== run 1 ==
// CORDIC_Top
module CORDIC_Top (
    input clk,
    input [31:0] target,
	 output [31:0] cos_x
);
Size in the first run: roughly 7200 cells after synthesis, roughly 570 flip-flops, about 65 I/O pins, about 61000 sq um of cells after synthesis.
make LEC_CHECK=0 CAP_MARGIN=20 CELL_PAD_IN_SITES_GLOBAL_PLACEMENT=0 CORE_ASPECT_RATIO=0.9 CORE_MARGIN=2 CORE_UTILIZATION=72 CTS_CLUSTER_SIZE=40 GPL_ROUTABILITY_DRIVEN=1 MAX_ROUTING_LAYER=met4 PLACE_DENSITY_LB_ADDON=0.0 SETUP_SLACK_MARGIN=-0.78 SLEW_MARGIN=20 TNS_END_PERCENT=5 finish   # period 7.7 ns
run.sh (not shown) runs the stock make flow with config.mk's settings and CLKGATE_MAP_FILE=.
Run 1 never completed, since it errored out during global routing.
Input changes introduced in run 2 (baseline for comparison: run 1):
--- a/flow/config.mk
+++ b/flow/config.mk
@@ -8,12 +8,11 @@
 export CAP_MARGIN = 20
 export CELL_PAD_IN_SITES_GLOBAL_PLACEMENT = 0
-export CORE_ASPECT_RATIO = 0.9
 export CORE_MARGIN = 2
 export CORE_UTILIZATION = 72
-export CTS_CLUSTER_SIZE = 40
+export CTS_CLUSTER_SIZE = 52
 export GPL_ROUTABILITY_DRIVEN = 1
 export MAX_ROUTING_LAYER = met4
-export PLACE_DENSITY_LB_ADDON = 0.0
-export SETUP_SLACK_MARGIN = -0.78
+export PLACE_DENSITY_LB_ADDON = 0.18
+export SETUP_SLACK_MARGIN = -0.62
 export SLEW_MARGIN = 20
-export TNS_END_PERCENT = 5
+export TNS_END_PERCENT = 65
==> flow/constraint.sdc <==
create_clock -name core_clock -period 8.46 [get_ports {clk}]
set_input_delay 1.6920 -clock core_clock [delete_from_list [all_inputs] [get_ports {clk}]]
set_output_delay 1.6920 -clock core_clock [all_outputs]
set_load 0.01 [all_outputs]
Results
- For die size, run 1 and run 2 come out practically identical.
- Vertical die dimension, run 2 and run 1: larger value in run 2
- Re number of top-level pins: no difference whatsoever between run 1 and run 2.
- Of run 2 and run 1, only run 1 never reached the final stage.
- No crash in run 2: every stage finished, but the layout fails its final checks due to setup timing.
- Run 1: it failed during global routing, and the tool reported GRT-0232.
> inputs changed (run 2 -> run 3)
==> flow/config.mk <==
export PLATFORM = sky130hd
export DESIGN_NAME = CORDIC_Top
export DESIGN_NICKNAME = CORDIC_Top
export VERILOG_FILES = /design/flow/design.v
export SDC_FILE = /design/flow/constraint.sdc
export NUM_CORES = 4
export LEC_CHECK = 0
export CAP_MARGIN = 20
export CORE_MARGIN = 2
export CORE_UTILIZATION = 40
export SLEW_MARGIN = 20
==> flow/constraint.sdc <==
create_clock -name core_clock -period 9.79 [get_ports {clk}]
set_input_delay 1.9580 -clock core_clock [delete_from_list [all_inputs] [get_ports {clk}]]
set_output_delay 1.9580 -clock core_clock [all_outputs]
set_load 0.01 [all_outputs]
### Flow results
Run 3 completed; timing, DRC and antenna clean
Run 3 vs run 2, cell type of the slowest stage on the worst timing path: sky130_fd_sc_hd__fa_1 vs sky130_fd_sc_hd__o31ai_2
Run 3 against run 2: combinational share of cell area now larger; worst setup slack before clock tree synthesis up 1.32 ns; post-detailed-placement half-perimeter wirelength moved up.
Inputs modified between run 3 and run 4:
--- a/flow/config.mk
+++ b/flow/config.mk
@@ -8,4 +8,6 @@
 export CAP_MARGIN = 20
 export CORE_MARGIN = 2
-export CORE_UTILIZATION = 40
+export CORE_UTILIZATION = 72
+export CTS_CLUSTER_DIAMETER = 373
+export CTS_CLUSTER_SIZE = 97
 export SLEW_MARGIN = 20
==> flow/constraint.sdc <==
create_clock -name core_clock -period 6.28 [get_ports {clk}]
set_input_delay 1.2560 -clock core_clock [delete_from_list [all_inputs] [get_ports {clk}]]
set_output_delay 1.2560 -clock core_clock [all_outputs]
set_load 0.01 [all_outputs]
--- outcome ---
Comparing core area for run 4 and run 3, the bigger number came from run 3. Initial core utilization, run 4 and run 3, higher one = run 4. Run 4 vs. run 3: number of rows created at floorplan decreased by about 26% relative to the old numbers; I/O pin count closely matched the old numbers. Run 4: DPL-0038 in clock tree synthesis -> run aborted. As far as sequential area share after synthesis is concerned, run 3 and run 4 perform about the same.


Starting RTL as in the previous note.
clock: 17.3 ns
lec_check: 0
abc_area: 1
cap_margin: 10
cell_pad_in_sites_detail_placement: 1
cell_pad_in_sites_global_placement: 3
core_aspect_ratio: 0.68
core_margin: 10
core_utilization: 27
gpl_routability_driven: 0
max_routing_layer: met4
slew_margin: 40
tns_end_percent: 15
==> next run, changes <==
- ABC_AREA: 1 -> unset
- CAP_MARGIN: 10 -> 20
- CELL_PAD_IN_SITES_DETAIL_PLACEMENT: 1 -> unset
- CELL_PAD_IN_SITES_GLOBAL_PLACEMENT: 3 -> unset
- CORE_ASPECT_RATIO: 0.68 -> unset
- CORE_MARGIN: 10 -> 2
- CORE_UTILIZATION: 27 -> 72
- CTS_CLUSTER_DIAMETER: unset -> 362
- GPL_ROUTABILITY_DRIVEN: 0 -> unset
- MAX_ROUTING_LAYER: met4 -> unset
- SLEW_MARGIN: 40 -> 20
- TNS_END_PERCENT: 15 -> unset
- clock period: 17.3 -> 9.18 ns (I/O delays scaled with it)
Outcome: The new run went through all stages and came out clean. Area after synthesis barely changes. Cell count decreases by a quarter to a third.
==> next run, changes <==
- CTS_CLUSTER_SIZE: unset -> 99
- PLACE_DENSITY: unset -> 0.42
- clock period: 9.18 -> 6.77 ns (I/O delays scaled with it)
Now the flow did not get past clock tree synthesis (4_1_cts) (DPL-0038).
Area after synthesis is unchanged.
Die size is unchanged.
Synthesized cell count is unchanged.


CORDIC_Top again, from the RTL that the note above started with.
==> flow/config.mk <==
export PLATFORM = sky130hd
export DESIGN_NAME = CORDIC_Top
export DESIGN_NICKNAME = CORDIC_Top
export VERILOG_FILES = /design/flow/design.v
export SDC_FILE = /design/flow/constraint.sdc
export NUM_CORES = 4
export LEC_CHECK = 0
export ABC_AREA = 1
export CAP_MARGIN = 20
export CORE_MARGIN = 2
export CORE_UTILIZATION = 72
export CTS_CLUSTER_DIAMETER = 399
export CTS_CLUSTER_SIZE = 95
export SLEW_MARGIN = 20
==> flow/constraint.sdc <==
create_clock -name core_clock -period 6.92 [get_ports {clk}]
set_input_delay 1.3840 -clock core_clock [delete_from_list [all_inputs] [get_ports {clk}]]
set_output_delay 1.3840 -clock core_clock [all_outputs]
set_load 0.01 [all_outputs]
The starting point never finished: it broke off in global routing (5_1_grt) with GRT-0232.
==> next run, changes <==
Settings changed: ABC_AREA 1 to unset, CTS_CLUSTER_DIAMETER 399 to unset, CTS_CLUSTER_SIZE 95 to 43, SETUP_SLACK_MARGIN set to -0.57.
Clock period 6.92 ns to 7.14 ns, I/O delays scaled along.
What happened: This time the run did not get past clock tree synthesis (4_1_cts) on DPL-0033. Synthesized area is about the same. Die area hardly moves. Synthesized cell count came out lower by 11%.
==> next run, changes <==
Settings changed: CORE_UTILIZATION 72 to 40, CTS_CLUSTER_SIZE 43 to unset, SETUP_SLACK_MARGIN -0.57 to unset.
Clock period 7.14 ns to 10.0 ns, I/O delays scaled along.
=> The changed run ran to the end with no violations; synthesized area does not change; die area goes up by 79%; synthesized cell count is unchanged.
